**flow/design.v**
```verilog
`default_nettype none
module busBridge3
  (i_CLK,
   i_rst,
   i_dataRx,
   i_strobeRx,
   o_dataTx,
   i_strobeTx,
   i_strobeSync,
   o_busAddr,
   o_busData,
   i_busData,
   o_busWe,
   o_busRe,
   i_busAck  
   );
   input wire   i_CLK;      
   input wire   i_rst;  
   input wire [7:0] i_dataRx;
   input wire 	    i_strobeRx;  
   output wire [7:0] o_dataTx;
   input wire 	     i_strobeTx;  
   input wire 	     i_strobeSync;
   output reg [31:0] o_busAddr;
   output reg [31:0] o_busData;
   input wire [31:0] i_busData;
   output reg 	     o_busWe;   
   output reg 	     o_busRe;
   input wire 	     i_busAck;
   localparam STROBE_TX_DELAY = 32'd2;  
   reg 		     pendingRead;
   reg [15:0] 	     readMargin;
   reg [15:0] 	     readMarginMin;
   reg [31:0] 	     shiftIn;
   wire [31:0] 	     nextShiftIn = {i_dataRx, shiftIn[31:8]};
   reg [31:0] 	     shiftOut;
   wire [31:0] 	     nextShiftOut = {8'd0, shiftOut[31:8]};
   assign o_dataTx = shiftOut[7:0];
   localparam STATE_IDLE = 8'd0;
   localparam STATE_ADDRINC = 8'd1;
   localparam STATE_WORDWIDTH = 8'd2;
   localparam STATE_NWORDS = 8'd3;
   localparam STATE_ADDRWRITE = 8'd4;
   localparam STATE_WRITE = 8'd5;
   localparam STATE_ADDRREAD = 8'd6;
   localparam STATE_READ = 8'd7;
   localparam STATE_MARGIN = 8'd8;
   reg [1:0] 	     nRemMinusOne;
   reg [7:0] 	     state;
   reg [31:0] 	     addr;
   reg [7:0] 	     config_addrInc;
   reg [1:0] 	     config_wordwidthMinusOne;
   reg [15:0] 	     config_nWordsMinusOne;
   reg [15:0] 	     countNWords;
   task doRead(input [31:0] newAddr, input[15:0] paramCountMinusOne);
      begin
	 o_busRe <= 1'b1;
	 o_busAddr <= newAddr;
	 pendingRead <= 1'b1;
	 addr <= newAddr + {24'd0, config_addrInc};
	 readMargin <= 16'd0;	 
	 if (paramCountMinusOne == 16'd0) begin
	    state <= STATE_IDLE;
	    nRemMinusOne <= 2'd0;		 
	    countNWords <= 16'dx;		 
	 end else begin
	    countNWords <= paramCountMinusOne - 16'd1;
	    state <= STATE_READ;
	    nRemMinusOne <= config_wordwidthMinusOne;		 
	 end
      end
   endtask   
   always @(posedge i_CLK) begin
      o_busWe <= 1'b0;
      o_busRe <= 1'b0;      
      o_busAddr <= 32'bx;      
      o_busData <= 32'bx;      
      readMargin <= (readMargin == 16'hFFFF) ? readMargin : readMargin + 16'd1;
      if (i_strobeTx) begin
	 shiftOut 	<= nextShiftOut;
	 if (pendingRead)
	   readMarginMin <= 16'd0;  
	 else
	   readMarginMin <= readMargin < readMarginMin ? readMargin : readMarginMin;  
      end
      if (i_busAck & pendingRead) begin
	 shiftOut <= i_busData;
	 pendingRead <= 1'b0;
	 readMargin <= 16'd0;
      end
      if (i_strobeRx) begin
	 shiftIn <= nextShiftIn;
	 nRemMinusOne <= nRemMinusOne - 2'd1;
	 if (nRemMinusOne == 2'd0) begin
	    case (state)
	      STATE_IDLE: begin
		 case (i_dataRx)
		   STATE_ADDRWRITE: begin
		      state <= i_dataRx; 
		      nRemMinusOne <= 2'd3;
		   end
		   STATE_WRITE: begin
		      state <= i_dataRx;
		      countNWords <= config_nWordsMinusOne;
		      nRemMinusOne <= config_wordwidthMinusOne;      
		   end
		   STATE_ADDRREAD: begin
		      state <= i_dataRx; 
		      nRemMinusOne <= 2'd3;
		   end
		   STATE_ADDRINC: begin
		      state <= i_dataRx; 
		      nRemMinusOne <= 2'd0;
		   end
		   STATE_WORDWIDTH: begin 
		      state <= i_dataRx; 
		      nRemMinusOne <= 2'd0;
		   end
		   STATE_NWORDS: begin 
		      state <= i_dataRx; 
		      nRemMinusOne <= 2'd1;
		   end
		   STATE_READ: begin
		      doRead(addr, config_nWordsMinusOne);
		   end
		   STATE_MARGIN: begin
		      state <= i_dataRx; 
		      nRemMinusOne <= 2'd0;
		      if (pendingRead) begin
			 shiftOut <= 16'd0;
			 pendingRead <= 1'b0;
		      end else begin
			 shiftOut <= (readMarginMin < STROBE_TX_DELAY) ? 32'd0 : readMarginMin - STROBE_TX_DELAY;
		      end
		      readMarginMin <= 16'hFFFF;
		   end
		   default: begin 
		      state <= STATE_IDLE;
		      nRemMinusOne <= 2'd0;
		   end
		 endcase
	      end
	      STATE_ADDRWRITE: begin 
		 addr <= nextShiftIn;
		 state <= STATE_WRITE;
		 countNWords <= config_nWordsMinusOne;
		 nRemMinusOne <= config_wordwidthMinusOne;      
	      end
	      STATE_ADDRREAD: begin
		 doRead(nextShiftIn, config_nWordsMinusOne);
	      end
	      STATE_ADDRINC: begin 
		 config_addrInc <= nextShiftIn[31:24];
		 state <= STATE_IDLE;
		 nRemMinusOne <= 2'd0;
	      end
	      STATE_WORDWIDTH: begin
		 config_wordwidthMinusOne <= nextShiftIn[31:24];
		 state <= STATE_IDLE;
		 nRemMinusOne <= 2'd0;
	      end
	      STATE_NWORDS: begin
		 config_nWordsMinusOne <= nextShiftIn[31:16];
		 state <= STATE_IDLE;
		 nRemMinusOne <= 2'd0;
	      end
	      STATE_WRITE: begin
		 o_busWe <= 1'b1;
		 o_busAddr <= addr;		 
		 case (config_wordwidthMinusOne)
		   2'd0: o_busData <= {24'd0, nextShiftIn[31:24]};		   
		   2'd1: o_busData <= {16'd0, nextShiftIn[31:16]};
		   2'd2: o_busData <= {8'd0, nextShiftIn[31:8]};
		   2'd3: o_busData <= nextShiftIn;
		 endcase
		 addr <= addr + {24'd0, config_addrInc};
		 if (countNWords == 16'd0) begin
		    state <= STATE_IDLE;
		    nRemMinusOne <= 2'd0;		 
		    countNWords <= 16'dx;		 
		 end else begin
		    countNWords <= countNWords - 16'd1;
		    nRemMinusOne <= config_wordwidthMinusOne;		 
		 end
	      end
	      STATE_READ: begin
		 doRead(addr, countNWords);
	      end
	      STATE_MARGIN: begin
		 state <= STATE_IDLE;
		 nRemMinusOne <= 2'd0;		 	      
	      end
	      default: begin
		 state <= STATE_IDLE;
		 nRemMinusOne <= 2'd0;		 	      
	      end
	    endcase
	 end  
      end  
      if (i_strobeSync) begin
	 state <= STATE_IDLE;
	 nRemMinusOne <= 2'd0;
	 pendingRead <= 1'b0;	 
      end
      if (i_rst) begin
	 o_busWe <= 1'b0;
	 o_busRe <= 1'b0;
	 o_busAddr <= 32'd0;
	 pendingRead <= 1'b0;
	 readMargin <= 16'hFFFF;
	 readMarginMin <= 16'hFFFF;
	 shiftIn <= 32'd0;
	 shiftOut <= 32'd0;
	 nRemMinusOne <= 2'd0;
	 state <= STATE_IDLE;
	 addr <= 32'd0;
	 config_addrInc <= 8'd1;
	 config_wordwidthMinusOne <= 2'd3;
	 config_nWordsMinusOne <= 16'd0;
	 countNWords <= 16'd0;
      end
   end   
endmodule
```
**flow/run.sh**
```bash
#!/bin/bash
# the make line also repeats each setting of config.mk as NAME=value (left out here)
make -C /OpenROAD-flow-scripts/flow DESIGN_CONFIG=/design/flow/config.mk WORK_HOME=/design/flow/orfs CLKGATE_MAP_FILE= finish
```
**flow/config.mk**
```make
export PLATFORM = sky130hd
export DESIGN_NAME = busBridge3
export DESIGN_NICKNAME = busBridge3
export VERILOG_FILES = /design/flow/design.v
export SDC_FILE = /design/flow/constraint.sdc
export NUM_CORES = 4
export LEC_CHECK = 0
export CAP_MARGIN = 20
export CORE_MARGIN = 2
export CORE_UTILIZATION = 64
export CTS_CLUSTER_SIZE = 99
export SLEW_MARGIN = 20
```
**flow/constraint.sdc**
```tcl
create_clock -name core_clock -period 3.38 [get_ports {i_CLK}]
set_input_delay 0.6760 -clock core_clock [delete_from_list [all_inputs] [get_ports {i_CLK}]]
set_output_delay 0.6760 -clock core_clock [all_outputs]
set_load 0.01 [all_outputs]
```
==> results of run 1 <==
[routing by layer]
metal	GRT usage [%]	vias up	part of all wire, %
li1	-	6020	-
met1	45.8	5962	40
met2	59.3	648	46
met3	4.78	149	7.4
met4	19.9	0	5.9
met5	0.227	-	0
[through the flow]
| step | setup TNS [ns] | util (%) | worst slack (ns) | power (mW) |
|---|---|---|---|---|
| after global placement | -0.00124 | 75.0 | -0.00124 | 4.93 |
| after global routing | -1.39 | 80.6 | -0.195 | 8.30 |
| after floorplan | -4.25 | - | -0.445 | 4.50 |
| after detailed placement | -0.120 | 75.0 | -0.0505 | 4.99 |
| final | -0.281 | 80.6 | -0.128 | 7.97 |
| after CTS | 0 | 79.7 | 0.00327 | 7.95 |
[final cells by class]
cell class	count	area, µm²
Inverter	38	143
Sequential cell	239	4790
Clock inverter	13	148
Clock buffer	33	758
Multi-Input combinational cell	1177	7920
Fill cell	1348	3890
Tap cell	270	338
Timing Repair Buffer	235	2120
[repair_timing]
item	4_1_cts	5_1_grt
setup buffers	4	12
resized	3	19
pin swaps	2	13
cloned	0	1
setup endpoints to repair	6	18
==> flow report, run 1 <==
LOGIC SYNTHESIS
----------------------------------------------------------------------------------------
Summed instance area of the synthesized netlist ...........................    13000 µm²
Post-synthesis cell count from yosys ......................................         1588
Async S/R FF share, synth .................................................           0%
Dominant cell type by area after synthesis ................................ sky130_fd_sc_hd__dfxtp_1
Number of synthesized flops with an enable pin ............................            0
Area fraction in and, or, nand and nor cells after synthesis ..............        21.7%
Area of the synthesized netlist per yosys stat ............................    13000 µm²
Distinct cell type count after synthesis ..................................           82
FA/HA/MAJ Cells, Area Fraction ............................................        2.85%
Yosys warning total .......................................................            1
Most common cell in the netlist ........................................... sky130_fd_sc_hd__dfxtp_1
Top cell types by occurrence after synthesis .............................. sky130_fd_sc_hd__dfxtp_1, sky130_fd_sc_hd__nand2_1, sky130_fd_sc_hd__nor2_1
Combinational family with the most area after synthesis ................... simple AND/OR/NAND/NOR gates
Sequential element share of the synthesized area ..........................        36.8%
Synth mux share ...........................................................        10.7%
Area leader share .........................................................        36.8%
Dominant flop cell ........................................................ sky130_fd_sc_hd__dfxtp_1
Aoi share .................................................................        19.3%
XORs/XNORs by Area ........................................................        3.44%
Post-synthesis register bit count .........................................          239
Number of nets in the synthesized netlist .................................         1663
Syn Inst Count ............................................................         1588
Post-Syn Area per Cell ....................................................     8.19 µm²
Biggest area cells ........................................................ sky130_fd_sc_hd__dfxtp_1, sky130_fd_sc_hd__mux2i_1, sky130_fd_sc_hd__nand2_1, sky130_fd_sc_hd__a21oi_1, sky130_fd_sc_hd__nor2_1

FLOORPLAN
----------------------------------------------------------------------------------------
Count of standard-cell rows ...............................................           52
FP Util ...................................................................        64.7%
Chip width ................................................................       147 µm
Core Region ...............................................................    20100 µm²
Die ar. ...................................................................    21500 µm²
Die height ................................................................       147 µm
I/O pin total .............................................................          120

PLACE
----------------------------------------------------------------------------------------
Final weighted congestion of routability-driven global placement ..........        0.930
Total half-perimeter wirelength after legalization and detailed placement .     27000 µm
Placed instance area ......................................................    15100 µm²
Placed Instances ..........................................................         1943
Count of buffers from port buffering ......................................          119

SETUP PATH
----------------------------------------------------------------------------------------
Startpoint type of the worst setup path ...................................     register
Count of buffer and inverter cells on the critical path ...................            3
Required time of the critical path ........................................      3.80 ns
Worst R2R Start ........................................................... state[6]$_SDFFE_PP0P_
Largest fanout on the critical path .......................................            5
Start-to-end type of the worst setup path ................................. register to register
Cell with the largest stage delay on the worst path ....................... sky130_fd_sc_hd__or4_4
Arr. time, crit path ......................................................      3.93 ns
Cell repeated most along the worst path ................................... sky130_fd_sc_hd__nand2_4
Endpoint of the worst register-to-register path ........................... addr[16]$_SDFFE_PP0P_
CP Launch Point ........................................................... state[6]$_SDFFE_PP0P_
Maximum single-stage delay on the critical path ...........................      0.57 ns
Internal reg-to-reg setup slack ...........................................     -0.13 ns
CP top delay family ....................................................... simple AND/OR/NAND/NOR gates
Kind of end point of the critical path ....................................     register
Count of cell instances traversed by the critical path ....................           15
CP Capture Point .......................................................... addr[16]$_SDFFE_PP0P_
CP cell instances ......................................................... or4_4, nor3_4, buf_6, clkbuf_16, nand2_4, nand2_4, fa_2, a211oi_2, nor2_2, o41a_1, buf_4, nand2_4, or4b_4, a311oi_2, nor3_1
Cell count of the worst reg-to-reg path ...................................           15

POWER
----------------------------------------------------------------------------------------
Cell internal pwr .........................................................      5.65 mW
Combinational Power .......................................................      1.77 mW
Sw Share ..................................................................        29.2%
Sequential Power Share ....................................................        40.3%
Power per Cell Area .......................................................   492 nW/µm²
LEAKAGE ...................................................................      6.76 nW
Portion of total power attributed to combinational logic ..................        22.2%
Top power consumer group .................................................. sequential cells
Clock group total power ...................................................      2.99 mW
Sw power ..................................................................      2.32 mW
Sequential logic power ....................................................      3.21 mW
Portion of total power attributed to the clock network ....................        37.5%
Maximum VDD drop ..........................................................       467 µV

ROUTE
----------------------------------------------------------------------------------------
Total Routed Length .......................................................     40500 µm
Wire length per cell after detailed routing ...............................      20.2 µm
Via count .................................................................        12.8k
First-pass detailed-route iteration total .................................            5
Residual DRC ..............................................................            0
Remaining number of nets flagged by the antenna check after routing .......            0
Average vias per placed instance ..........................................         6.37
Diode insertion count for antenna repair ..................................            0
Starting DRC count in detailed routing ....................................         1176

CLOCKING
----------------------------------------------------------------------------------------
Clock insertion delay at the later pin of the skew report .................      0.54 ns
Max clock buf depth .......................................................            3
Hold Buf Count CTS ........................................................            0
TritonCTS clock tree ......................................................          yes
TritonCTS buffer count ....................................................           26
Register clock-pin slew on the reported worst setup and hold paths ........      0.07 ns
Clock sink total ..........................................................          239
H-tree levels .............................................................            1
Clock root buffer master .................................................. sky130_fd_sc_hd__clkbuf_16

WORST HOLD PATH
----------------------------------------------------------------------------------------
Hold wc startpoint ........................................................ addr[2]$_SDFFE_PP0P_
Path type of the worst min-delay path ..................................... register to register
Worst hold path stage count ...............................................            2
Hold Path End ............................................................. addr[2]$_SDFFE_PP0P_

GRT
----------------------------------------------------------------------------------------
Number of global-route vias before repair .................................        12.2k
Grt total ovfl ............................................................            0
All-layer global routing usage ............................................        36.0%
First-pass GRT wire length ................................................     63200 µm
Antenna violations before repair ..........................................            0
Largest net degree at the start of global routing .........................           68

CELLS AND AREA
----------------------------------------------------------------------------------------
Count of nets after finishing .............................................         1792
Final cell count without fillers ..........................................         2005
Area grow syn2layout ......................................................        24.7%
Final std cell area, no fill ..............................................    16200 µm²

FINAL TIMING
----------------------------------------------------------------------------------------
Final worst slack .........................................................    -0.128 ns
Final Setup Violations ....................................................            6
Number of hold violations in the final report .............................            0
Final slew viol count .....................................................            0
Worst slew margin .........................................................        28.9%
Final critical-path share of the clock period .............................         104%
Post-Route Skew ...........................................................    0.0181 ns
Maximum frequency from static timing analysis .............................    0.285 GHz
Hold_ws ...................................................................     0.463 ns
RSZ-0062 raised after global routing ......................................          yes
Slew @ Worst Pin ..........................................................      1.07 ns
Crit path time final ......................................................      3.51 ns

RUN STATUS
----------------------------------------------------------------------------------------
Fail Reasons .............................................................. setup timing
Result of the run ......................................................... complete, but fails checks

JOB
----------------------------------------------------------------------------------------
OpenROAD warnings .........................................................           31
Max-cap violations ........................................................            0

==> inputs of run 2 (changes only) <==
ABC_AREA = 0   (was default)
CORE_ASPECT_RATIO = 1.03   (was default)
CORE_UTILIZATION = 70   (was 64)
CTS_CLUSTER_DIAMETER = 360   (was default)
CTS_CLUSTER_SIZE = 36   (was 99)
MAX_ROUTING_LAYER = met4   (was default)
PLACE_DENSITY = 0.64   (was default)
TNS_END_PERCENT = 55   (was default)
clock period = 2.74 ns   (was 3.38 ns; I/O delays follow)
==> flow report, run 2 <==
LOGIC SYNTHESIS
----------------------------------------------------------------------------------------
Distinct cell type count after synthesis ..................................           82
Synth mux share ...........................................................        10.7%
Most common cell in the netlist ........................................... sky130_fd_sc_hd__dfxtp_1
Number of synthesized flops with an enable pin ............................            0
Area leader share .........................................................        36.8%
Post-synthesis register bit count .........................................          239
Syn Inst Count ............................................................         1588
Async S/R FF share, synth .................................................           0%
Summed instance area of the synthesized netlist ...........................    13000 µm²
Sequential element share of the synthesized area ..........................        36.8%
Top cell types by occurrence after synthesis .............................. sky130_fd_sc_hd__dfxtp_1, sky130_fd_sc_hd__nand2_1, sky130_fd_sc_hd__nor2_1
Area of the synthesized netlist per yosys stat ............................    13000 µm²
Biggest area cells ........................................................ sky130_fd_sc_hd__dfxtp_1, sky130_fd_sc_hd__mux2i_1, sky130_fd_sc_hd__nand2_1, sky130_fd_sc_hd__a21oi_1, sky130_fd_sc_hd__nor2_1
Post-synthesis cell count from yosys ......................................         1588
XORs/XNORs by Area ........................................................        3.44%
Number of nets in the synthesized netlist .................................         1663
Dominant flop cell ........................................................ sky130_fd_sc_hd__dfxtp_1
Combinational family with the most area after synthesis ................... simple AND/OR/NAND/NOR gates
Yosys warning total .......................................................            1
Aoi share .................................................................        19.3%
Area fraction in and, or, nand and nor cells after synthesis ..............        21.7%
FA/HA/MAJ Cells, Area Fraction ............................................        2.85%
Dominant cell type by area after synthesis ................................ sky130_fd_sc_hd__dfxtp_1
Post-Syn Area per Cell ....................................................     8.19 µm²

FLOORPLAN
----------------------------------------------------------------------------------------
Count of standard-cell rows ...............................................           50
Chip width ................................................................       138 µm
Core Region ...............................................................    18200 µm²
Die ar. ...................................................................    19700 µm²
I/O pin total .............................................................          120
FP Util ...................................................................        71.4%
Die height ................................................................       142 µm

RUN STATUS
----------------------------------------------------------------------------------------
Stage at which the run stopped ............................................ global routing
Result of the run ......................................................... aborted with a tool error

PLACE
----------------------------------------------------------------------------------------
Total half-perimeter wirelength after legalization and detailed placement .     30000 µm
Final weighted congestion of routability-driven global placement ..........         1.01
Post-placement worst setup slack ..........................................    -0.661 ns
Count of buffers from port buffering ......................................          119
Placed instance area ......................................................    15800 µm²
Placed Instances ..........................................................         1998

CLOCKING
----------------------------------------------------------------------------------------
TritonCTS buffer count ....................................................           10
Hold Buf Count CTS ........................................................            0
Clock sink total ..........................................................          239
H-tree levels .............................................................            1
Max clock buf depth .......................................................            3
Clock root buffer master .................................................. sky130_fd_sc_hd__clkbuf_16

==> run 2: per-stage QoR <==
stage	TNS, ns	hold WS, ns
after floorplan	-21.54	0.432
after global placement	-12.27	0.446
after detailed placement	-15.48	0.465
after CTS	-11.96	0.463
==> run 2: what timing repair did <==
action	4_1_cts
pin swaps	54
resized	42
hold endpoints to repair	0
endpoints found under the setup margin	27
buffers inserted	7
==> inputs of run 3 (changes only) <==
ABC_AREA = default   (was 0)
CORE_ASPECT_RATIO = default   (was 1.03)
CORE_UTILIZATION = 72   (was 70)
CTS_CLUSTER_DIAMETER = 27   (was 360)
CTS_CLUSTER_SIZE = 37   (was 36)
MAX_ROUTING_LAYER = default   (was met4)
PLACE_DENSITY = default   (was 0.64)
PLACE_DENSITY_LB_ADDON = 0.19   (was default)
SETUP_SLACK_MARGIN = 1.02   (was default)
TNS_END_PERCENT = default   (was 55)
clock period = 3.47 ns   (was 2.74 ns; I/O delays follow)
==> flow report, run 3 <==
RUN STATUS
----------------------------------------------------------------------------------------
Result of the run ......................................................... aborted with a tool error
Stage at which the run stopped ............................................ clock tree synthesis
Error message ............................................................. [ERROR DPL-0033] detailed placement checks failed during check placement.

LOGIC SYNTHESIS
----------------------------------------------------------------------------------------
Combinational family with the most area after synthesis ................... simple AND/OR/NAND/NOR gates
Post-synthesis register bit count .........................................          239
Most common cell in the netlist ........................................... sky130_fd_sc_hd__dfxtp_1
Number of nets in the synthesized netlist .................................         1663
Summed instance area of the synthesized netlist ...........................    13000 µm²
FA/HA/MAJ Cells, Area Fraction ............................................        2.85%
Aoi share .................................................................        19.3%
Dominant flop cell ........................................................ sky130_fd_sc_hd__dfxtp_1
Post-Syn Area per Cell ....................................................     8.19 µm²
Post-synthesis cell count from yosys ......................................         1588
Async S/R FF share, synth .................................................           0%
Yosys warning total .......................................................            1
Syn Inst Count ............................................................         1588
Synth mux share ...........................................................        10.7%
Sequential element share of the synthesized area ..........................        36.8%
Distinct cell type count after synthesis ..................................           82
Biggest area cells ........................................................ sky130_fd_sc_hd__dfxtp_1, sky130_fd_sc_hd__mux2i_1, sky130_fd_sc_hd__nand2_1, sky130_fd_sc_hd__a21oi_1, sky130_fd_sc_hd__nor2_1
Dominant cell type by area after synthesis ................................ sky130_fd_sc_hd__dfxtp_1
Area leader share .........................................................        36.8%
Area of the synthesized netlist per yosys stat ............................    13000 µm²
Top cell types by occurrence after synthesis .............................. sky130_fd_sc_hd__dfxtp_1, sky130_fd_sc_hd__nand2_1, sky130_fd_sc_hd__nor2_1
XORs/XNORs by Area ........................................................        3.44%
Area fraction in and, or, nand and nor cells after synthesis ..............        21.7%
Number of synthesized flops with an enable pin ............................            0

FLOORPLAN
----------------------------------------------------------------------------------------
Count of standard-cell rows ...............................................           49
I/O pin total .............................................................          120
Chip width ................................................................       138 µm
FP Util ...................................................................        72.9%
Core Region ...............................................................    17800 µm²
Die height ................................................................       138 µm
Die ar. ...................................................................    19100 µm²

PLACE
----------------------------------------------------------------------------------------
Placed Instances ..........................................................         1880
Final weighted congestion of routability-driven global placement ..........        0.951
Total half-perimeter wirelength after legalization and detailed placement .     27400 µm
Post-placement worst setup slack ..........................................   -0.0142 ns
Count of buffers from port buffering ......................................          119

==> run 3: through the flow <==
step	total power [mW]	cell area, µm²	utilization [%]	hold slack [ns]
after floorplan	4.38	13400	-	0.432
after detailed placement	4.86	14900	83.5	0.458
after global placement	4.78	14900	83.5	0.452
==> inputs of run 4 (changes only) <==
CORE_UTILIZATION = 70   (was 72)
CTS_CLUSTER_DIAMETER = 352   (was 27)
CTS_CLUSTER_SIZE = 30   (was 37)
HOLD_SLACK_MARGIN = -0.08   (was default)
PLACE_DENSITY_LB_ADDON = default   (was 0.19)
SETUP_SLACK_MARGIN = default   (was 1.02)
clock period = 2.85 ns   (was 3.47 ns; I/O delays follow)
==> flow report, run 4 <==
RUN STATUS
----------------------------------------------------------------------------------------
Result of the run ......................................................... complete, but fails checks
Fail Reasons .............................................................. setup timing

FLOORPLAN
----------------------------------------------------------------------------------------
Core Region ...............................................................    18100 µm²
Die height ................................................................       140 µm
I/O pin total .............................................................          120
Count of standard-cell rows ...............................................           49
FP Util ...................................................................        71.9%
Chip width ................................................................       140 µm
Die ar. ...................................................................    19700 µm²

SETUP PATH
----------------------------------------------------------------------------------------
Cell with the largest stage delay on the worst path ....................... sky130_fd_sc_hd__or4_4
CP top delay family ....................................................... simple AND/OR/NAND/NOR gates
CP Capture Point .......................................................... addr[13]$_SDFFE_PP0P_
Startpoint type of the worst setup path ...................................     register
CP Launch Point ........................................................... state[6]$_SDFFE_PP0P_
Count of buffer and inverter cells on the critical path ...................            4
Endpoint of the worst register-to-register path ........................... addr[13]$_SDFFE_PP0P_
Internal reg-to-reg setup slack ...........................................     -0.63 ns
Cell count of the worst reg-to-reg path ...................................           15
Count of cell instances traversed by the critical path ....................           15
Kind of end point of the critical path ....................................     register
CP cell instances ......................................................... or4_4, nor3_4, buf_12, nand2_1, nand2_1, ha_1, buf_4, or2_4, a21oi_4, buf_6, nor3_4, buf_4, mux2_4, a211oi_2, nor3_1
Maximum single-stage delay on the critical path ...........................      0.57 ns
Largest fanout on the critical path .......................................           10
Worst R2R Start ........................................................... state[6]$_SDFFE_PP0P_
Start-to-end type of the worst setup path ................................. register to register
Arr. time, crit path ......................................................      3.86 ns
Required time of the critical path ........................................      3.24 ns

LOGIC SYNTHESIS
----------------------------------------------------------------------------------------
Most common cell in the netlist ........................................... sky130_fd_sc_hd__dfxtp_1
Dominant flop cell ........................................................ sky130_fd_sc_hd__dfxtp_1
Biggest area cells ........................................................ sky130_fd_sc_hd__dfxtp_1, sky130_fd_sc_hd__mux2i_1, sky130_fd_sc_hd__nand2_1, sky130_fd_sc_hd__a21oi_1, sky130_fd_sc_hd__nor2_1
FA/HA/MAJ Cells, Area Fraction ............................................        2.85%
Summed instance area of the synthesized netlist ...........................    13000 µm²
Top cell types by occurrence after synthesis .............................. sky130_fd_sc_hd__dfxtp_1, sky130_fd_sc_hd__nand2_1, sky130_fd_sc_hd__nor2_1
Post-synthesis register bit count .........................................          239
Combinational family with the most area after synthesis ................... simple AND/OR/NAND/NOR gates
Post-Syn Area per Cell ....................................................     8.19 µm²
Syn Inst Count ............................................................         1588
Distinct cell type count after synthesis ..................................           82
Synth mux share ...........................................................        10.7%
Async S/R FF share, synth .................................................           0%
Area of the synthesized netlist per yosys stat ............................    13000 µm²
Sequential element share of the synthesized area ..........................        36.8%
Post-synthesis cell count from yosys ......................................         1588
XORs/XNORs by Area ........................................................        3.44%
Number of synthesized flops with an enable pin ............................            0
Yosys warning total .......................................................            1
Area leader share .........................................................        36.8%
Area fraction in and, or, nand and nor cells after synthesis ..............        21.7%
Aoi share .................................................................        19.3%
Dominant cell type by area after synthesis ................................ sky130_fd_sc_hd__dfxtp_1
Number of nets in the synthesized netlist .................................         1663

CLOCKING
----------------------------------------------------------------------------------------
H-tree levels .............................................................            1
Hold Buf Count CTS ........................................................            0
Register clock-pin slew on the reported worst setup and hold paths ........      0.12 ns
Max clock buf depth .......................................................            3
Clock root buffer master .................................................. sky130_fd_sc_hd__clkbuf_16
TritonCTS buffer count ....................................................           11
Clock insertion delay at the later pin of the skew report .................      0.49 ns
Clock sink total ..........................................................          239
TritonCTS clock tree ......................................................          yes

POWER
----------------------------------------------------------------------------------------
LEAKAGE ...................................................................      6.82 nW
Cell internal pwr .........................................................      5.29 mW
Power per Cell Area .......................................................   484 nW/µm²
Portion of total power attributed to combinational logic ..................        28.5%
Sequential Power Share ....................................................        48.7%
Sw Share ..................................................................        32.2%
Sequential logic power ....................................................      3.80 mW
Sw power ..................................................................      2.51 mW
Clock group total power ...................................................      1.78 mW
Top power consumer group .................................................. sequential cells
Maximum VDD drop ..........................................................       565 µV
Combinational Power .......................................................      2.22 mW
Portion of total power attributed to the clock network ....................        22.9%

CELLS AND AREA
----------------------------------------------------------------------------------------
Register area .............................................................     4790 µm²
Filler Cells Inserted .....................................................          894
Final core occ ............................................................        89.0%
Logic cell area ...........................................................     7970 µm²
Count of nets after finishing .............................................         1836
Area grow syn2layout ......................................................        23.8%

FINAL TIMING
----------------------------------------------------------------------------------------
Slew @ Worst Pin ..........................................................     0.841 ns
Final slew viol count .....................................................            0
Final worst slack .........................................................    -0.626 ns
Maximum frequency from static timing analysis .............................    0.288 GHz
Final critical-path share of the clock period .............................         122%
Crit path time final ......................................................      3.48 ns
Hold_ws ...................................................................     0.413 ns
Final Setup Violations ....................................................           27
Post-Route Skew ...........................................................    0.0187 ns
Final TNS setup ...........................................................    -12.13 ns
RSZ-0062 raised after global routing ......................................          yes
Worst slew margin .........................................................        43.9%
Number of hold violations in the final report .............................            0

GRT
----------------------------------------------------------------------------------------
Number of global-route vias before repair .................................        13.6k
Largest net degree at the start of global routing .........................           42
Grt total ovfl ............................................................            0
All-layer global routing usage ............................................        43.4%
First-pass GRT wire length ................................................     69600 µm
Antenna violations before repair ..........................................            0

PLACE
----------------------------------------------------------------------------------------
Final weighted congestion of routability-driven global placement ..........        0.998
Total half-perimeter wirelength after legalization and detailed placement .     30200 µm
Post-placement worst setup slack ..........................................    -0.612 ns
Count of buffers from port buffering ......................................          119

ROUTE
----------------------------------------------------------------------------------------
Remaining number of nets flagged by the antenna check after routing .......            0
First-pass detailed-route iteration total .................................            9
Via count .................................................................        13.8k
Diode insertion count for antenna repair ..................................            0
Wire length per cell after detailed routing ...............................      22.4 µm
Average vias per placed instance ..........................................         6.93
Starting DRC count in detailed routing ....................................         1590
Total Routed Length .......................................................     44600 µm
Residual DRC ..............................................................            0

WORST HOLD PATH
----------------------------------------------------------------------------------------
Hold wc startpoint ........................................................        i_rst
Worst hold path stage count ...............................................            2
Path type of the worst min-delay path ..................................... primary input to register
Hold Path End ............................................................. countNWords[6]$_SDFFE_PP0P_

JOB
----------------------------------------------------------------------------------------
Max-cap violations ........................................................            0
OpenROAD warnings .........................................................           32

## run 4: stage by stage
stage / power, mW / cell area (µm²) / cells
2_1_floorplan: 5.33 / 13400 / 1588
3_3_place_gp: 5.85 / 15600 / 1961
3_5_place_dp: 5.95 / 15600 / 1961
4_1_cts: 7.71 / 16000 / 1987
5_1_grt: 8.11 / 16100 / 1989
6_report: 7.80 / 16100 / 1989
## run 4: routing by layer
metal	global-route usage (%)	part of all wire [%]	wire length, µm	vias up
met5	0	0	0	-
met4	30.3	8.0	3540	0
met3	7.38	9.8	4350	291
met2	72.3	47	20800	1030
met1	51.1	36	15900	6406
li1	-	-	-	6066
## run 4: cell type report
| class | count | area share [%] |
|---|---|---|
| inverter | 38 | 0.886 |
| timing repair buffer | 294 | 16.4 |
| sequential | 239 | 29.7 |
| tap | 229 | 1.78 |
| multi-input combinational | 1177 | 49.5 |
| clock buffer | 12 | 1.73 |
## run 4: timing repair
item	in CTS	in global routing
buffers inserted	13	2
resized	15	12
gates cloned	1	0
pin swaps	7	7
setup endpoints to repair	27	28
==> inputs of run 5 (changes only) <==
CORE_UTILIZATION = 71   (was 70)
CTS_CLUSTER_DIAMETER = default   (was 352)
CTS_CLUSTER_SIZE = default   (was 30)
HOLD_SLACK_MARGIN = default   (was -0.08)
PLACE_DENSITY_LB_ADDON = 0.01   (was default)
SETUP_SLACK_MARGIN = -0.16   (was default)
clock period = 1.65 ns   (was 2.85 ns; I/O delays follow)
==> flow report, run 5 <==
LOGIC SYNTHESIS
-------------------------------------------------------------------------------
Top cell types by occurrence after synthesis ..................... sky130_fd_sc_hd__dfxtp_1, sky130_fd_sc_hd__nand2_1, sky130_fd_sc_hd__nor2_1
Async S/R FF share, synth ........................................           0%
Dominant flop cell ............................................... sky130_fd_sc_hd__dfxtp_1
XORs/XNORs by Area ...............................................        3.44%
Most common cell in the netlist .................................. sky130_fd_sc_hd__dfxtp_1
Yosys warning total ..............................................            1
Syn Inst Count ...................................................         1588
Area of the synthesized netlist per yosys stat ...................    13000 µm²
Synth mux share ..................................................        10.7%
Post-synthesis register bit count ................................          239
Area leader share ................................................        36.8%
Post-Syn Area per Cell ...........................................     8.19 µm²
FA/HA/MAJ Cells, Area Fraction ...................................        2.85%
Biggest area cells ............................................... sky130_fd_sc_hd__dfxtp_1, sky130_fd_sc_hd__mux2i_1, sky130_fd_sc_hd__nand2_1, sky130_fd_sc_hd__a21oi_1, sky130_fd_sc_hd__nor2_1
Number of nets in the synthesized netlist ........................         1663
Aoi share ........................................................        19.3%
Area fraction in and, or, nand and nor cells after synthesis .....        21.7%
Number of synthesized flops with an enable pin ...................            0
Sequential element share of the synthesized area .................        36.8%
Combinational family with the most area after synthesis .......... simple AND/OR/NAND/NOR gates
Dominant cell type by area after synthesis ....................... sky130_fd_sc_hd__dfxtp_1
Post-synthesis cell count from yosys .............................         1588
Summed instance area of the synthesized netlist ..................    13000 µm²
Distinct cell type count after synthesis .........................           82

FLOORPLAN
-------------------------------------------------------------------------------
I/O pin total ....................................................          120
Core Region ......................................................    18000 µm²
FP Util ..........................................................        72.4%
Chip width .......................................................       139 µm
Die ar. ..........................................................    19400 µm²
Die height .......................................................       139 µm
Count of standard-cell rows ......................................           49

RUN STATUS
-------------------------------------------------------------------------------
Stage at which the run stopped ................................... detailed placement
Result of the run ................................................ aborted with a tool error
Error message .................................................... [ERROR DPL-0033] detailed placement checks failed during check placement.

PLACE
-------------------------------------------------------------------------------
Count of buffers from port buffering .............................          119
Final weighted congestion of routability-driven global placement .         1.06

-- run 5: through the flow --
stage	power, mW	setup slack [ns]	cell area, µm²	setup TNS, ns
2_1_floorplan	9.43	-2.17	13600	-123.89
3_3_place_gp	11.1	-1.74	17600	-154.76
==> inputs of run 6 (changes only) <==
CAP_MARGIN = 40   (was 20)
CORE_UTILIZATION = 72   (was 71)
CTS_CLUSTER_DIAMETER = 29   (was default)
CTS_CLUSTER_SIZE = 30   (was default)
HOLD_SLACK_MARGIN = -0.06   (was default)
PLACE_DENSITY_LB_ADDON = default   (was 0.01)
SETUP_SLACK_MARGIN = default   (was -0.16)
clock period = 3.27 ns   (was 1.65 ns; I/O delays follow)
==> flow report, run 6 <==
RUN STATUS
----------------------------------------------------------------------------------------
Result of the run ......................................................... aborted with a tool error
Stage at which the run stopped ............................................ global routing
Error message ............................................................. [ERROR GRT-0116] Global routing finished with congestion. Check the congestion regions in the DRC Viewer.

GRT
----------------------------------------------------------------------------------------
All-layer global routing usage ............................................        76.6%
Grt total ovfl ............................................................          201

LOGIC SYNTHESIS
----------------------------------------------------------------------------------------
Async S/R FF share, synth .................................................           0%
Area fraction in and, or, nand and nor cells after synthesis ..............        21.7%
Yosys warning total .......................................................            1
Biggest area cells ........................................................ sky130_fd_sc_hd__dfxtp_1, sky130_fd_sc_hd__mux2i_1, sky130_fd_sc_hd__nand2_1, sky130_fd_sc_hd__a21oi_1, sky130_fd_sc_hd__nor2_1
Dominant flop cell ........................................................ sky130_fd_sc_hd__dfxtp_1
Sequential element share of the synthesized area ..........................        36.8%
Number of synthesized flops with an enable pin ............................            0
Distinct cell type count after synthesis ..................................           82
Summed instance area of the synthesized netlist ...........................    13000 µm²
Aoi share .................................................................        19.3%
Top cell types by occurrence after synthesis .............................. sky130_fd_sc_hd__dfxtp_1, sky130_fd_sc_hd__nand2_1, sky130_fd_sc_hd__nor2_1
Post-synthesis cell count from yosys ......................................         1588
Synth mux share ...........................................................        10.7%
XORs/XNORs by Area ........................................................        3.44%
Dominant cell type by area after synthesis ................................ sky130_fd_sc_hd__dfxtp_1
FA/HA/MAJ Cells, Area Fraction ............................................        2.85%
Post-Syn Area per Cell ....................................................     8.19 µm²
Number of nets in the synthesized netlist .................................         1663
Syn Inst Count ............................................................         1588
Area of the synthesized netlist per yosys stat ............................    13000 µm²
Post-synthesis register bit count .........................................          239
Most common cell in the netlist ........................................... sky130_fd_sc_hd__dfxtp_1
Area leader share .........................................................        36.8%
Combinational family with the most area after synthesis ................... simple AND/OR/NAND/NOR gates

FLOORPLAN
----------------------------------------------------------------------------------------
Chip width ................................................................       138 µm
Core Region ...............................................................    17800 µm²
Die ar. ...................................................................    19100 µm²
I/O pin total .............................................................          120
Die height ................................................................       138 µm
Count of standard-cell rows ...............................................           49
FP Util ...................................................................        72.9%

CLOCKING
----------------------------------------------------------------------------------------
Clock root buffer master .................................................. sky130_fd_sc_hd__clkbuf_16
Clock sink total ..........................................................          239
TritonCTS buffer count ....................................................           48
H-tree levels .............................................................            2
Max clock buf depth .......................................................            3

PLACE
----------------------------------------------------------------------------------------
Total half-perimeter wirelength after legalization and detailed placement .     28200 µm
Post-placement worst setup slack ..........................................    -0.196 ns
Count of buffers from port buffering ......................................          119
Placed instance area ......................................................    15100 µm²
Final weighted congestion of routability-driven global placement ..........        0.957

-- run 6: timing repair --
item                                    in CTS
endpoints found under the setup margin      25
hold buffers                                 0
hold endpoints to repair                     0
gates resized                               71
pin swaps                                   49
buffers inserted                            27
cloned                                       1
-- run 6: metrics by stage --
| step | instances | utilization, % |
|---|---|---|
| after floorplan | 1588 | - |
| after detailed placement | 1917 | 84.9 |
| after global placement | 1917 | 84.9 |
| after CTS | 2033 | 97.5 |
-- run 6: routing by layer --
layer / global-route usage [%] / GRT overflow
met1: 76.9 / 2
met2: 97.5 / 104
met3: 53.5 / 4
met4: 83.1 / 91
met5: 11.0 / 0
==> inputs of run 7 (changes only) <==
ABC_AREA = 1   (was default)
CAP_MARGIN = 20   (was 40)
CELL_PAD_IN_SITES_GLOBAL_PLACEMENT = 3   (was default)
CORE_ASPECT_RATIO = 1.12   (was default)
CORE_UTILIZATION = 59   (was 72)
CTS_CLUSTER_DIAMETER = 66   (was 29)
CTS_CLUSTER_SIZE = 100   (was 30)
GPL_ROUTABILITY_DRIVEN = 0   (was default)
GPL_TIMING_DRIVEN = 1   (was default)
HOLD_SLACK_MARGIN = default   (was -0.06)
MAX_ROUTING_LAYER = met4   (was default)
MIN_ROUTING_LAYER = met1   (was default)
TNS_END_PERCENT = 55   (was default)
clock period = 5.0 ns   (was 3.27 ns; I/O delays follow)
==> flow report, run 7 <==
FLOORPLAN
---------------------------------------------------------------------------
Die ar. ......................................................    23100 µm²
Core Region ..................................................    21600 µm²
Die height ...................................................       161 µm
Count of standard-cell rows ..................................           57
FP Util ......................................................        59.8%
Chip width ...................................................       144 µm

LOGIC SYNTHESIS
---------------------------------------------------------------------------
Area fraction in and, or, nand and nor cells after synthesis .        26.7%
Summed instance area of the synthesized netlist ..............    12900 µm²
Most common cell in the netlist .............................. sky130_fd_sc_hd__nand2_1
XORs/XNORs by Area ...........................................        2.44%
Top cell types by occurrence after synthesis ................. sky130_fd_sc_hd__nand2_1, sky130_fd_sc_hd__dfxtp_1, sky130_fd_sc_hd__a21oi_1, sky130_fd_sc_hd__nor2_1, sky130_fd_sc_hd__inv_1
Distinct cell type count after synthesis .....................           59
Dominant flop cell ........................................... sky130_fd_sc_hd__dfxtp_1
Number of synthesized flops with an enable pin ...............            0
Syn Inst Count ...............................................         1840
Post-Syn Area per Cell .......................................     7.02 µm²
Post-synthesis cell count from yosys .........................         1840
Biggest area cells ........................................... sky130_fd_sc_hd__dfxtp_1, sky130_fd_sc_hd__nand2_1, sky130_fd_sc_hd__a21oi_1, sky130_fd_sc_hd__o21ai_0, sky130_fd_sc_hd__nor2_1
Aoi share ....................................................        21.8%
Async S/R FF share, synth ....................................           0%
Post-synthesis register bit count ............................          239
Area of the synthesized netlist per yosys stat ...............    12900 µm²
Sequential element share of the synthesized area .............        37.1%
Dominant cell type by area after synthesis ................... sky130_fd_sc_hd__dfxtp_1
Number of nets in the synthesized netlist ....................         1915
FA/HA/MAJ Cells, Area Fraction ...............................        2.87%
Combinational family with the most area after synthesis ...... simple AND/OR/NAND/NOR gates
Area leader share ............................................        37.1%
Yosys warning total ..........................................            1
Synth mux share ..............................................      0.0775%

RUN STATUS
---------------------------------------------------------------------------
Error message ................................................ [ERROR GPL-0301] Utilization 142.711 % exceeds 100%.
Stage at which the run stopped ............................... global placement without I/O
Result of the run ............................................ aborted with a tool error

==> inputs of run 8 (changes only) <==
CAP_MARGIN = 0   (was 20)
CELL_PAD_IN_SITES_GLOBAL_PLACEMENT = default   (was 3)
CORE_ASPECT_RATIO = 0.61   (was 1.12)
CORE_UTILIZATION = 68   (was 59)
CTS_CLUSTER_DIAMETER = 43   (was 66)
CTS_CLUSTER_SIZE = 75   (was 100)
GPL_ROUTABILITY_DRIVEN = default   (was 0)
GPL_TIMING_DRIVEN = default   (was 1)
HOLD_SLACK_MARGIN = -0.1   (was default)
MIN_ROUTING_LAYER = default   (was met1)
SETUP_SLACK_MARGIN = 0.76   (was default)
TNS_END_PERCENT = 5   (was 55)
clock period = 6.7 ns   (was 5.0 ns; I/O delays follow)
==> flow report, run 8 <==
RUN STATUS
----------------------------------------------------------------------------------------
Result of the run ......................................................... finished clean

PLACE
----------------------------------------------------------------------------------------
Count of buffers from port buffering ......................................          119
Total half-perimeter wirelength after legalization and detailed placement .     31300 µm
Final weighted congestion of routability-driven global placement ..........         1.07

LOGIC SYNTHESIS
----------------------------------------------------------------------------------------
Area leader share .........................................................        37.1%
Sequential element share of the synthesized area ..........................        37.1%
Aoi share .................................................................        21.8%
Post-synthesis cell count from yosys ......................................         1840
Biggest area cells ........................................................ sky130_fd_sc_hd__dfxtp_1, sky130_fd_sc_hd__nand2_1, sky130_fd_sc_hd__a21oi_1, sky130_fd_sc_hd__o21ai_0, sky130_fd_sc_hd__nor2_1
Post-Syn Area per Cell ....................................................     7.02 µm²
Syn Inst Count ............................................................         1840
Number of nets in the synthesized netlist .................................         1915
Yosys warning total .......................................................            1
Most common cell in the netlist ........................................... sky130_fd_sc_hd__nand2_1
Post-synthesis register bit count .........................................          239
FA/HA/MAJ Cells, Area Fraction ............................................        2.87%
Top cell types by occurrence after synthesis .............................. sky130_fd_sc_hd__nand2_1, sky130_fd_sc_hd__dfxtp_1, sky130_fd_sc_hd__a21oi_1, sky130_fd_sc_hd__nor2_1, sky130_fd_sc_hd__inv_1
Dominant flop cell ........................................................ sky130_fd_sc_hd__dfxtp_1
Async S/R FF share, synth .................................................           0%
Summed instance area of the synthesized netlist ...........................    12900 µm²
Area fraction in and, or, nand and nor cells after synthesis ..............        26.7%
Synth mux share ...........................................................      0.0775%
Distinct cell type count after synthesis ..................................           59
XORs/XNORs by Area ........................................................        2.44%
Number of synthesized flops with an enable pin ............................            0
Combinational family with the most area after synthesis ................... simple AND/OR/NAND/NOR gates
Dominant cell type by area after synthesis ................................ sky130_fd_sc_hd__dfxtp_1
Area of the synthesized netlist per yosys stat ............................    12900 µm²

SETUP PATH
----------------------------------------------------------------------------------------
Cell count of the worst reg-to-reg path ...................................           19
Maximum single-stage delay on the critical path ...........................      0.73 ns
Cell with the largest stage delay on the worst path ....................... sky130_fd_sc_hd__inv_2
Count of cell instances traversed by the critical path ....................           11
Startpoint type of the worst setup path ................................... primary input
CP Capture Point .......................................................... addr[18]$_SDFFE_PP0P_
Endpoint of the worst register-to-register path ........................... addr[29]$_SDFFE_PP0P_
Kind of end point of the critical path ....................................     register
CP Launch Point ...........................................................  i_dataRx[6]
Largest fanout on the critical path .......................................           26
Required time of the critical path ........................................      7.16 ns
CP top delay family ....................................................... buffers and inverters
Internal reg-to-reg setup slack ...........................................      2.27 ns
Arr. time, crit path ......................................................      5.06 ns
Start-to-end type of the worst setup path ................................. primary input to register
Count of buffer and inverter cells on the critical path ...................            5
CP cell instances ......................................................... clkdlybuf4s50_1, inv_1, nand4_2, nor3_2, buf_4, inv_2, nand2_1, nand2_1, inv_2, o21ai_0, a21oi_1
Worst R2R Start ........................................................... state[1]$_SDFFE_PP0P_

GRT
----------------------------------------------------------------------------------------
Largest net degree at the start of global routing .........................           57
All-layer global routing usage ............................................        44.3%
First-pass GRT wire length ................................................     68700 µm
Global route hottest layer ................................................         met1
Met3 usage in global routing ..............................................        19.8%
Antenna violations before repair ..........................................            0
Global routing met1 resource utilization ..................................        66.6%
Number of global-route vias before repair .................................        12.1k
Met2 Resource Use GR ......................................................        53.7%
Grt total ovfl ............................................................            0

FINAL TIMING
----------------------------------------------------------------------------------------
Final slew viol count .....................................................            0
Number of hold violations in the final report .............................            0
Final Setup Violations ....................................................            0
Final critical-path share of the clock period .............................        68.7%
Maximum frequency from static timing analysis .............................    0.217 GHz
Hold_ws ...................................................................     0.445 ns
Worst slew margin .........................................................        21.7%
Slew @ Worst Pin ..........................................................      1.17 ns
Post-Route Skew ...........................................................    0.0272 ns
RSZ-0062 raised after global routing ......................................           no
Final TNS setup ...........................................................         0 ns
Crit path time final ......................................................      4.60 ns

WORST HOLD PATH
----------------------------------------------------------------------------------------
Hold wc startpoint ........................................................ state[6]$_SDFFE_PP0P_
Path type of the worst min-delay path ..................................... register to register
Worst hold path stage count ...............................................            2
Hold Path End ............................................................. state[6]$_SDFFE_PP0P_

JOB
----------------------------------------------------------------------------------------
Max-cap violations ........................................................            0
OpenROAD warnings .........................................................           31

CLOCKING
----------------------------------------------------------------------------------------
Max clock buf depth .......................................................            3
Hold Buf Count CTS ........................................................            0
Clock insertion delay at the later pin of the skew report .................      0.54 ns
Register clock-pin slew on the reported worst setup and hold paths ........      0.08 ns
Clock root buffer master .................................................. sky130_fd_sc_hd__clkbuf_16
TritonCTS buffer count ....................................................           22
Post-CTS Resized ..........................................................            0
H-tree levels .............................................................            1
Clock sink total ..........................................................          239
TritonCTS clock tree ......................................................          yes
Setup Fix Bufs, Post-CTS ..................................................            0

POWER
----------------------------------------------------------------------------------------
Sequential logic power ....................................................      1.58 mW
Portion of total power attributed to the clock network ....................        38.6%
Cell internal pwr .........................................................      2.38 mW
Sw power ..................................................................      1.12 mW
Sw Share ..................................................................        32.1%
LEAKAGE ...................................................................      6.18 nW
Clock group total power ...................................................      1.35 mW
Portion of total power attributed to combinational logic ..................        16.3%
Combinational Power .......................................................       571 µW
Power per Cell Area .......................................................   236 nW/µm²
Top power consumer group .................................................. sequential cells
Maximum VDD drop ..........................................................       355 µV
Sequential Power Share ....................................................        45.1%

ROUTE
----------------------------------------------------------------------------------------
Starting DRC count in detailed routing ....................................         2327
Via count .................................................................        14.1k
Wire length per cell after detailed routing ...............................      20.8 µm
Residual DRC ..............................................................            0
Total Routed Length .......................................................     45000 µm
First-pass detailed-route iteration total .................................            8
Remaining number of nets flagged by the antenna check after routing .......            0
Average vias per placed instance ..........................................         6.49

CELLS AND AREA
----------------------------------------------------------------------------------------
Area grow syn2layout ......................................................        15.0%
Final core occ ............................................................        79.7%
Count of nets after finishing .............................................         1979

FLOORPLAN
----------------------------------------------------------------------------------------
Chip width ................................................................       180 µm
Die ar. ...................................................................    20100 µm²
Count of standard-cell rows ...............................................           39
Die height ................................................................       112 µm
Core Region ...............................................................    18600 µm²
I/O pin total .............................................................          120
FP Util ...................................................................        69.3%

==> run 8: layout make-up <==
class                   instances  area [µm²]
clock buffers                  24         589
inverters                     187         702
diodes                          1        2.50
flip-flops and latches        239        4780
clock inverters                16         176
well taps                     246         308
fillers                      1358        3790
multi-input cells            1318        6970
repair buffers                136        1310
==> run 8: through the flow <==
step	instances	setup WS (ns)	power (mW)	cell area [µm²]
after global placement	2126	2.12	2.13	14100
final	2167	2.10	3.50	14800
after CTS	2166	2.45	3.47	14800
after detailed placement	2126	1.95	2.15	14100
after global routing	2166	2.08	3.62	14800
after floorplan	1840	3.56	1.96	12900
==> run 8: metal layers <==
| metal | share of wire (%) | wire, µm |
|---|---|---|
| met1 | 43 | 19200 |
| met5 | 0 | 0 |
| met4 | 1.8 | 820 |
| met2 | 36 | 16400 |
| met3 | 19 | 8640 |
==> inputs of run 9 (changes only) <==
CAP_MARGIN = 20   (was 0)
CORE_UTILIZATION = 70   (was 68)
SETUP_SLACK_MARGIN = -0.55   (was 0.76)
clock period = 5.77 ns   (was 6.7 ns; I/O delays follow)
==> flow report, run 9 <==
SETUP PATH
----------------------------------------------------------------------------------------
CP cell instances ......................................................... inv_2, nand2_2, nor2_8, nand2_4, inv_1, nor2_1, a21oi_1, ha_1, nand2_1, nor2_1, nand3_1, nand3_1, nand3_1, nand2_1, nand2_1, nor2_2, nand2_1, nand2_1, nand3_1, nand2_1, a21oi_2
Maximum single-stage delay on the critical path ...........................      0.66 ns
Required time of the critical path ........................................      6.15 ns
Kind of end point of the critical path ....................................     register
Count of cell instances traversed by the critical path ....................           21
CP top delay family ....................................................... simple AND/OR/NAND/NOR gates
Start-to-end type of the worst setup path ................................. register to register
Cell repeated most along the worst path ................................... sky130_fd_sc_hd__nand2_1
Worst R2R Start ........................................................... state[0]$_SDFFE_PP0P_
Largest fanout on the critical path .......................................           50
Count of buffer and inverter cells on the critical path ...................            2
CP Capture Point .......................................................... addr[29]$_SDFFE_PP0P_
Startpoint type of the worst setup path ...................................     register
Cell with the largest stage delay on the worst path ....................... sky130_fd_sc_hd__inv_1
Cell count of the worst reg-to-reg path ...................................           21
Internal reg-to-reg setup slack ...........................................      1.33 ns
CP Launch Point ........................................................... state[0]$_SDFFE_PP0P_
Arr. time, crit path ......................................................      4.82 ns
Endpoint of the worst register-to-register path ........................... addr[29]$_SDFFE_PP0P_

PLACE
----------------------------------------------------------------------------------------
Total half-perimeter wirelength after legalization and detailed placement .     30600 µm
Final weighted congestion of routability-driven global placement ..........         1.06
Count of buffers from port buffering ......................................          119
Placed Instances ..........................................................         2115
Placed instance area ......................................................    14000 µm²

CELLS AND AREA
----------------------------------------------------------------------------------------
Filler Cells Inserted .....................................................         1164
Final cell count without fillers ..........................................         2151
Area grow syn2layout ......................................................        14.7%
Count of nets after finishing .............................................         1972
Final std cell area, no fill ..............................................    14800 µm²

POWER
----------------------------------------------------------------------------------------
LEAKAGE ...................................................................      6.16 nW
Sw Share ..................................................................        32.4%
Cell internal pwr .........................................................      2.75 mW
Sw power ..................................................................      1.32 mW
Portion of total power attributed to the clock network ....................        38.0%
Maximum VDD drop ..........................................................       404 µV
Power per Cell Area .......................................................   275 nW/µm²
Portion of total power attributed to combinational logic ..................        16.8%
Sequential logic power ....................................................      1.84 mW
Top power consumer group .................................................. sequential cells
Clock group total power ...................................................      1.55 mW
Combinational Power .......................................................       685 µW
Sequential Power Share ....................................................        45.2%

FINAL TIMING
----------------------------------------------------------------------------------------
Final Setup Violations ....................................................            0
Worst slew margin .........................................................        25.7%
Final critical-path share of the clock period .............................        77.0%
Crit path time final ......................................................      4.44 ns
Slew @ Worst Pin ..........................................................      1.11 ns
Maximum frequency from static timing analysis .............................    0.225 GHz
RSZ-0062 raised after global routing ......................................           no
Final TNS setup ...........................................................         0 ns
Final slew viol count .....................................................            0
Number of hold violations in the final report .............................            0
Post-Route Skew ...........................................................    0.0314 ns

CLOCKING
----------------------------------------------------------------------------------------
Max clock buf depth .......................................................            3
Clock sink total ..........................................................          239
TritonCTS clock tree ......................................................          yes
Setup Fix Bufs, Post-CTS ..................................................            0
Hold Buf Count CTS ........................................................            0
H-tree levels .............................................................            1
Clock insertion delay at the later pin of the skew report .................      0.53 ns
Register clock-pin slew on the reported worst setup and hold paths ........      0.08 ns
Post-CTS Resized ..........................................................            0
TritonCTS buffer count ....................................................           20
Clock root buffer master .................................................. sky130_fd_sc_hd__clkbuf_16

ROUTE
----------------------------------------------------------------------------------------
Total Routed Length .......................................................     44500 µm
Residual DRC ..............................................................            0
Average vias per placed instance ..........................................         6.58
First-pass detailed-route iteration total .................................            9
Wire length per cell after detailed routing ...............................      20.7 µm
Diode insertion count for antenna repair ..................................            0
Via count .................................................................        14.1k
Remaining number of nets flagged by the antenna check after routing .......            0
Starting DRC count in detailed routing ....................................         2504

LOGIC SYNTHESIS
----------------------------------------------------------------------------------------
Sequential element share of the synthesized area ..........................        37.1%
Syn Inst Count ............................................................         1840
Aoi share .................................................................        21.8%
Distinct cell type count after synthesis ..................................           59
Combinational family with the most area after synthesis ................... simple AND/OR/NAND/NOR gates
Dominant cell type by area after synthesis ................................ sky130_fd_sc_hd__dfxtp_1
Post-Syn Area per Cell ....................................................     7.02 µm²
Synth mux share ...........................................................      0.0775%
Post-synthesis cell count from yosys ......................................         1840
Async S/R FF share, synth .................................................           0%
Area of the synthesized netlist per yosys stat ............................    12900 µm²
Summed instance area of the synthesized netlist ...........................    12900 µm²
XORs/XNORs by Area ........................................................        2.44%
Yosys warning total .......................................................            1
Area fraction in and, or, nand and nor cells after synthesis ..............        26.7%
Most common cell in the netlist ........................................... sky130_fd_sc_hd__nand2_1
Number of nets in the synthesized netlist .................................         1915
Number of synthesized flops with an enable pin ............................            0
Biggest area cells ........................................................ sky130_fd_sc_hd__dfxtp_1, sky130_fd_sc_hd__nand2_1, sky130_fd_sc_hd__a21oi_1, sky130_fd_sc_hd__o21ai_0, sky130_fd_sc_hd__nor2_1
Area leader share .........................................................        37.1%
FA/HA/MAJ Cells, Area Fraction ............................................        2.87%
Dominant flop cell ........................................................ sky130_fd_sc_hd__dfxtp_1
Post-synthesis register bit count .........................................          239
Top cell types by occurrence after synthesis .............................. sky130_fd_sc_hd__nand2_1, sky130_fd_sc_hd__dfxtp_1, sky130_fd_sc_hd__a21oi_1, sky130_fd_sc_hd__nor2_1, sky130_fd_sc_hd__inv_1

FLOORPLAN
----------------------------------------------------------------------------------------
FP Util ...................................................................        72.0%
I/O pin total .............................................................          120
Core Region ...............................................................    17900 µm²
Die height ................................................................       110 µm
Chip width ................................................................       178 µm
Die ar. ...................................................................    19600 µm²
Count of standard-cell rows ...............................................           38

RUN STATUS
----------------------------------------------------------------------------------------
Result of the run ......................................................... finished clean

GRT
----------------------------------------------------------------------------------------
All-layer global routing usage ............................................        45.8%
Grt total ovfl ............................................................            0
Largest net degree at the start of global routing .........................           86
Number of global-route vias before repair .................................        12.0k
First-pass GRT wire length ................................................     67000 µm
Antenna violations before repair ..........................................            0

WORST HOLD PATH
----------------------------------------------------------------------------------------
Hold wc startpoint ........................................................ state[7]$_SDFFE_PP0P_
Path type of the worst min-delay path ..................................... register to register
Worst hold path stage count ...............................................            2
Hold Path End ............................................................. state[7]$_SDFFE_PP0P_

JOB
----------------------------------------------------------------------------------------
Max-cap violations ........................................................            0
OpenROAD warnings .........................................................           29

run 9: layout make-up:
class | count | area, µm² | area share [%]
clock buffers | 22 | 529 | 3.57
clock inverters | 14 | 236 | 1.60
inverters | 187 | 702 | 4.74
multi-input cells | 1318 | 6980 | 47.1
flip-flops and latches | 239 | 4780 | 32.3
well taps | 240 | 300 | 2.03
repair buffers | 131 | 1280 | 8.62
run 9: layer usage:
| layer | wire (µm) | track usage, % |
|---|---|---|
| met5 | 0 | - |
| met4 | 910 | 7.90 |
| met3 | 8890 | 20.4 |
| met2 | 16400 | 57.1 |
| met1 | 18200 | 66.9 |
run 9: per-stage QoR:
stage	utilization, %	setup WS (ns)	hold WS, ns	power, mW
2_1_floorplan	-	2.63	0.422	2.28
3_3_place_gp	78.3	1.71	0.431	2.47
3_5_place_dp	78.3	1.63	0.443	2.50
4_1_cts	82.6	1.62	0.455	4.03
5_1_grt	82.6	1.09	0.475	4.19
6_report	82.6	1.33	0.450	4.07
==> inputs of run 10 (changes only) <==
ABC_AREA = default   (was 1)
CORE_ASPECT_RATIO = default   (was 0.61)
CORE_UTILIZATION = 40   (was 70)
CTS_CLUSTER_DIAMETER = default   (was 43)
CTS_CLUSTER_SIZE = default   (was 75)
HOLD_SLACK_MARGIN = default   (was -0.1)
MAX_ROUTING_LAYER = default   (was met4)
SETUP_SLACK_MARGIN = default   (was -0.55)
TNS_END_PERCENT = default   (was 5)
clock period = 4.4 ns   (was 5.77 ns; I/O delays follow)
==> flow report, run 10 <==
FLOORPLAN
----------------------------------------------------------------------------------------
I/O pin total .............................................................          120
Count of standard-cell rows ...............................................           66
Die height ................................................................       184 µm
Core Region ...............................................................    32300 µm²
Chip width ................................................................       184 µm
FP Util ...................................................................        40.3%
Die ar. ...................................................................    34000 µm²

ROUTE
----------------------------------------------------------------------------------------
Average vias per placed instance ..........................................         5.75
M1 wire length ............................................................     18000 µm
Wire length per cell after detailed routing ...............................      19.2 µm
First-pass detailed-route iteration total .................................            5
Routed length on met3 .....................................................      2410 µm
Residual DRC ..............................................................            0
Met2 wire length ..........................................................     19100 µm
Via count .................................................................        12.2k
Total Routed Length .......................................................     40500 µm
Remaining number of nets flagged by the antenna check after routing .......            0
Uppermost metal layer occupied by signal nets .............................         met4
Starting DRC count in detailed routing ....................................          942
Diode insertion count for antenna repair ..................................            0

POWER
----------------------------------------------------------------------------------------
Cell internal pwr .........................................................      4.48 mW
Total power draw ..........................................................      6.32 mW
Clock group total power ...................................................      2.53 mW
Sw Share ..................................................................        29.0%
Top power consumer group .................................................. the clock network
Sequential logic power ....................................................      2.48 mW
Sw power ..................................................................      1.83 mW
Portion of total power attributed to the clock network ....................        40.0%
Combinational Power .......................................................      1.31 mW
Maximum VDD drop ..........................................................       263 µV
Sequential Power Share ....................................................        39.2%
Portion of total power attributed to combinational logic ..................        20.8%
LEAKAGE ...................................................................      6.33 nW
Power per Cell Area .......................................................   405 nW/µm²

LOGIC SYNTHESIS
----------------------------------------------------------------------------------------
Dominant cell type by area after synthesis ................................ sky130_fd_sc_hd__dfxtp_1
Post-synthesis cell count from yosys ......................................         1588
Most common cell in the netlist ........................................... sky130_fd_sc_hd__dfxtp_1
Post-Syn Area per Cell ....................................................     8.19 µm²
Yosys warning total .......................................................            1
Number of synthesized flops with an enable pin ............................            0
Area of the synthesized netlist per yosys stat ............................    13000 µm²
Summed instance area of the synthesized netlist ...........................    13000 µm²
Post-synthesis register bit count .........................................          239
Number of nets in the synthesized netlist .................................         1663
FA/HA/MAJ Cells, Area Fraction ............................................        2.85%
Top cell types by occurrence after synthesis .............................. sky130_fd_sc_hd__dfxtp_1, sky130_fd_sc_hd__nand2_1, sky130_fd_sc_hd__nor2_1
Area leader share .........................................................        36.8%
Async S/R FF share, synth .................................................           0%
XORs/XNORs by Area ........................................................        3.44%
Sequential element share of the synthesized area ..........................        36.8%
Distinct cell type count after synthesis ..................................           82
Syn Inst Count ............................................................         1588
Combinational family with the most area after synthesis ................... simple AND/OR/NAND/NOR gates
Aoi share .................................................................        19.3%
Synth mux share ...........................................................        10.7%
Dominant flop cell ........................................................ sky130_fd_sc_hd__dfxtp_1
Biggest area cells ........................................................ sky130_fd_sc_hd__dfxtp_1, sky130_fd_sc_hd__mux2i_1, sky130_fd_sc_hd__nand2_1, sky130_fd_sc_hd__a21oi_1, sky130_fd_sc_hd__nor2_1
Area fraction in and, or, nand and nor cells after synthesis ..............        21.7%

WORST HOLD PATH
----------------------------------------------------------------------------------------
Hold wc startpoint ........................................................ addr[2]$_SDFFE_PP0P_
Worst hold path stage count ...............................................            2
Hold Path End ............................................................. addr[2]$_SDFFE_PP0P_
Path type of the worst min-delay path ..................................... register to register

PLACE
----------------------------------------------------------------------------------------
Final weighted congestion of routability-driven global placement ..........        0.918
Total half-perimeter wirelength after legalization and detailed placement .     27500 µm
Count of buffers from port buffering ......................................          119

SETUP PATH
----------------------------------------------------------------------------------------
Start-to-end type of the worst setup path ................................. register to register
Count of buffer and inverter cells on the critical path ...................            1
Internal reg-to-reg setup slack ...........................................      0.37 ns
Count of cell instances traversed by the critical path ....................           13
Maximum single-stage delay on the critical path ...........................      0.63 ns
CP cell instances ......................................................... or4_1, nor3_4, buf_4, nand2_1, nand2_1, ha_1, nor2_1, o21bai_1, o41a_1, nand2_1, or4b_2, a311oi_1, nor3_1
Endpoint of the worst register-to-register path ........................... addr[16]$_SDFFE_PP0P_
Startpoint type of the worst setup path ...................................     register
Cell repeated most along the worst path ................................... sky130_fd_sc_hd__nand2_1
Required time of the critical path ........................................      4.82 ns
Worst R2R Start ........................................................... state[3]$_SDFFE_PP0P_
CP Launch Point ........................................................... state[3]$_SDFFE_PP0P_
Cell with the largest stage delay on the worst path ....................... sky130_fd_sc_hd__or4b_2
CP Capture Point .......................................................... addr[16]$_SDFFE_PP0P_
Cell count of the worst reg-to-reg path ...................................           13
Arr. time, crit path ......................................................      4.45 ns
CP top delay family ....................................................... simple AND/OR/NAND/NOR gates
Kind of end point of the critical path ....................................     register
Largest fanout on the critical path .......................................           18

CLOCKING
----------------------------------------------------------------------------------------
Clock insertion delay at the later pin of the skew report .................      0.55 ns
Clock root buffer master .................................................. sky130_fd_sc_hd__clkbuf_16
Register clock-pin slew on the reported worst setup and hold paths ........      0.06 ns
Hold Buf Count CTS ........................................................            0
H-tree levels .............................................................            1
TritonCTS clock tree ......................................................          yes
Max clock buf depth .......................................................            3
Setup Fix Bufs, Post-CTS ..................................................            0
Post-CTS Resized ..........................................................            0
TritonCTS buffer count ....................................................           28
Clock sink total ..........................................................          239

CELLS AND AREA
----------------------------------------------------------------------------------------
Count of nets after finishing .............................................         1727
Area grow syn2layout ......................................................        19.9%

JOB
----------------------------------------------------------------------------------------
OpenROAD warnings .........................................................           27
Max-cap violations ........................................................            0

FINAL TIMING
----------------------------------------------------------------------------------------
Final Setup Violations ....................................................            0
Final slew viol count .....................................................            0
Worst slew margin .........................................................        36.4%
Final critical-path share of the clock period .............................        91.6%
Slew @ Worst Pin ..........................................................     0.954 ns
Number of hold violations in the final report .............................            0
Maximum frequency from static timing analysis .............................    0.248 GHz
Hold_ws ...................................................................     0.455 ns
RSZ-0062 raised after global routing ......................................           no
Final TNS setup ...........................................................         0 ns
Crit path time final ......................................................      4.03 ns
Post-Route Skew ...........................................................    0.0148 ns

GRT
----------------------------------------------------------------------------------------
First-pass GRT wire length ................................................     64000 µm
Largest net degree at the start of global routing .........................           68
Grt total ovfl ............................................................            0
Number of global-route vias before repair .................................        11.6k
All-layer global routing usage ............................................        23.4%
Antenna violations before repair ..........................................            0

RUN STATUS
----------------------------------------------------------------------------------------
Result of the run ......................................................... finished clean

[run 10: routing by layer]
| layer | global-route usage (%) | up-vias |
|---|---|---|
| li1 | - | 5894 |
| met1 | 31.2 | 5815 |
| met2 | 39.4 | 400 |
| met3 | 3.14 | 65 |
| met4 | 6.88 | 0 |
| met5 | 0 | - |
[run 10: per-stage QoR]
| step | area, µm² | cells | setup slack [ns] | util (%) |
|---|---|---|---|---|
| after detailed placement | 14600 | 2064 | 0.447 | 45.1 |
| final | 15600 | 2116 | 0.370 | 48.3 |
| after global routing | 15600 | 2116 | 0.112 | 48.3 |
| after CTS | 15600 | 2116 | 0.455 | 48.3 |
| after floorplan | 13000 | 1588 | 0.0336 | - |
| after global placement | 14600 | 2064 | 0.565 | 45.1 |
[run 10: cell type report]
class | instances | area, µm²
fillers | 3147 | 16700
clock buffers | 34 | 774
clock inverters | 18 | 238
inverters | 38 | 143
multi-input cells | 1177 | 7550
well taps | 442 | 553
flip-flops and latches | 239 | 4780
repair buffers | 168 | 1550
Power and IR drop assume default switching activity.
